Design uart_rx, start of the top module:
module uart_rx
  #(parameter CLKS_PER_BIT = 104)
  (
   input        i_Clock,
   input        i_Rst,
   input        i_Rx_Serial,
   output reg [15:0] o_Rx_Byte,
  output reg square_wave,
  output reg pin1,
  output  reg pin2
  );
  parameter s_IDLE         = 3'b000;
  parameter s_RX_START_BIT = 3'b001;
  parameter s_RX_DATA_BITS = 3'b010;
  parameter s_RX_STOP_BIT  = 3'b011;
  parameter s_CLEANUP      = 3'b100;
  reg  [7:0] data_check;
  reg [7:0] first_8bit;
  reg [7:0] second_8bit;
  reg           r_Rx_Data_R;
  reg           r_Rx_Data;
  reg [15:0]     r_Clock_Count;
  reg [4:0]     r_Bit_Index;  
  reg [15:0]     r_Rx_Byte;
  reg [2:0]     r_SM_Main;
wire [60:0] distZ = 61'hFFFFFFFFFFFFFF;
reg [23:0] counter;
reg toggle;
reg toggle_n;
wire [23:0] store;
wire [15:0] distA;
reg [15:0] distB;
reg stop;
reg [15:0] rpm;
assign distA =40*distZ;
assign store = (rpm == 16'd0) ? 24'hFFFFFF : (18 * 100000)/ rpm;
  always @(posedge i_Clock)
    begin
    if (i_Rst)
    begin
      r_Rx_Data_R <= 1'b1;
      r_Rx_Data   <= 1'b1;
      o_Rx_Byte   <= 16'd0;
      rpm         <= 16'd0;
      counter     <= 24'd0;
      toggle      <= 1'b1;
      distB       <= 16'd0;
      stop        <= 1'b0;
      square_wave <= 1'b1;
      pin1        <= 1'b0;
      pin2        <= 1'b0;
    end
    else
    begin
      r_Rx_Data_R <= i_Rx_Serial;
      r_Rx_Data   <= i_Rx_Serial;
     o_Rx_Byte[15:8] <= second_8bit;
     o_Rx_Byte[7:0] <= first_8bit;
     rpm <= {second_8bit, first_8bit};
toggle_n = toggle;
if (stop==0)
begin
counter <= counter + 1;
if (counter >= store )
begin
toggle_n = ~toggle;
toggle <= toggle_n;
counter<=0;
if (second_8bit[7] == 0)
begin
pin1 <= 0;
pin2 <= 1;
end
else
begin
pin1 <= 1;
pin2 <= 0;
end
if (toggle_n==0)
begin
distB <= distB +1;
end
end
if (distB ==distA)
begin
stop <= 1;
end
else
begin
square_wave <= toggle_n;
end
end
end
end
always @(posedge i_Clock)
begin
    if (i_Rst)
    begin
      r_SM_Main     <= s_IDLE;
      r_Clock_Count <= 16'd0;
      r_Bit_Index   <= 5'd0;
      r_Rx_Byte     <= 16'd0;
      data_check    <= 8'h00;
      first_8bit    <= 8'h00;
      second_8bit   <= 8'h00;
    end
  ...
For scale: ~4,300 cells after synthesis, about 110 flip-flops, ~30,000 um^2 of cells after synthesis.
Settings: LEC_CHECK=0, CAP_MARGIN=35, CORE_MARGIN=2, CORE_UTILIZATION=54, CTS_CLUSTER_SIZE=69, GPL_ROUTABILITY_DRIVEN=0, GPL_TIMING_DRIVEN=0, HOLD_SLACK_MARGIN=0.01, MAX_ROUTING_LAYER=met4, MIN_ROUTING_LAYER=met1, SETUP_SLACK_MARGIN=5.0, SLEW_MARGIN=20, TNS_END_PERCENT=95; clock period 152.0 ns.
run.sh (not shown) runs the stock make flow with config.mk's settings and CLKGATE_MAP_FILE=.
The starting point passed the timing, design-rule and antenna checks.
Change:
CAP_MARGIN = 20   (was 35)
GPL_ROUTABILITY_DRIVEN = default   (was 0)
GPL_TIMING_DRIVEN = default   (was 0)
HOLD_SLACK_MARGIN = default   (was 0.01)
MAX_ROUTING_LAYER = default   (was met4)
MIN_ROUTING_LAYER = default   (was met1)
SETUP_SLACK_MARGIN = default   (was 5.0)
TNS_END_PERCENT = default   (was 95)
Result:
- worst hold slack barely changes
- sequential cell count is unchanged
- via count drops by about 0.5%
- non-clock buffer count drops by 98
- design area drops by about 1.3%
- first-iteration DRC count drops by about 1.3%
- synthesized cell count is unchanged

* * *

Setup of v50:
uart_rx again, from the RTL that the note above started with.
make LEC_CHECK=0 ABC_AREA=1 CAP_MARGIN=20 CORE_MARGIN=2 CORE_UTILIZATION=72 MAX_ROUTING_LAYER=met4 PLACE_DENSITY_LB_ADDON=0.2 SLEW_MARGIN=20 finish   # period 74.9 ns
Modified inputs, v19 compared to v50
diff --git a/flow/config.mk b/flow/config.mk
--- a/flow/config.mk
+++ b/flow/config.mk
@@ -12,2 +11,0 @@
-export MAX_ROUTING_LAYER = met4
-export PLACE_DENSITY_LB_ADDON = 0.2
==> flow/constraint.sdc <==
create_clock -name core_clock -period 100.0 [get_ports {i_Clock}]
set_input_delay 20.0000 -clock core_clock [delete_from_list [all_inputs] [get_ports {i_Clock}]]
set_output_delay 20.0000 -clock core_clock [all_outputs]
set_load 0.01 [all_outputs]
Results
Cell count after placement: v19 vs v50, no meaningful difference
Delta (v19 minus v50): transition at the pin with the smallest max-transition slack decreased 9.5 ps.
v19 vs v50, final worst-path cycle share went down by 13 points.
Looking at count of non-CTS buffers in the layout across v50 and v19, the one that comes out lower is v19.
Side by side, total area of multi-input combinational cells turned out lower in v19 than in v50.
In the tables for v50 and v19, wire length of the first global-routing pass reads lower with v19.
Comparing v50 and v19, the lower via count of the first global-routing pass was measured on v19.
Looking at via count, v19 sits 2.7% below v50.
Inputs modified between v19 and v7:
diff --git a/flow/config.mk b/flow/config.mk
--- a/flow/config.mk
+++ b/flow/config.mk
@@ -8 +7,0 @@
-export ABC_AREA = 1
@@ -9,0 +9 @@
+export CORE_ASPECT_RATIO = 1.19
@@ -11 +11 @@
-export CORE_UTILIZATION = 72
+export CORE_UTILIZATION = 21
## What came out
- v7 against v19; area reported by Yosys stat is up by a few percent.
- NOTE chip area v19->v7 increased by more than 100%
- The clock latency of the later-clocked register in the worst-skew pair of v19 and that of v7 are within noise of each other.
- NOTE via count normalized by instance count v19->v7 decreased by more than 10%
- Of v19 and v7, the higher first-iteration DRC count belongs to v19.
- Compared with v19, v7 shows a higher standard-cell row count.
- Delta (v7 minus v19): wire length of the first global-routing pass saw an increase, relative area of non-clock buffer cells in the final design increased 0.49 points.
- Setup slack: v7 less than v19
Edits applied to the flow inputs when going from v7 to v24:
diff --git a/flow/config.mk b/flow/config.mk
--- a/flow/config.mk
+++ b/flow/config.mk
@@ -8,2 +8,2 @@
-export CAP_MARGIN = 20
-export CORE_ASPECT_RATIO = 1.19
+export CAP_MARGIN = 35
+export CORE_ASPECT_RATIO = 0.5
@@ -11 +11,4 @@
-export CORE_UTILIZATION = 21
+export CORE_UTILIZATION = 54
+export CTS_CLUSTER_DIAMETER = 96
+export CTS_CLUSTER_SIZE = 32
+export GPL_ROUTABILITY_DRIVEN = 0
@@ -12,0 +16 @@
+export TNS_END_PERCENT = 5
### Flow results
- Per the comparison of v24 with v7, wire length after detailed routing shows an increase of 1700 µm; final area shows a reduction of about 4.3%; final-layout non-clock buffer area share shows an increase of 0.21 points.
- Going from v7 to v24, the global router's overall resource usage was found to have gone up by 21 points.
- The cell with the largest stage delay on the worst path comes out a2111oi_1 in one run and nand2_1 in the other, namely in v24 and v7 respectively.
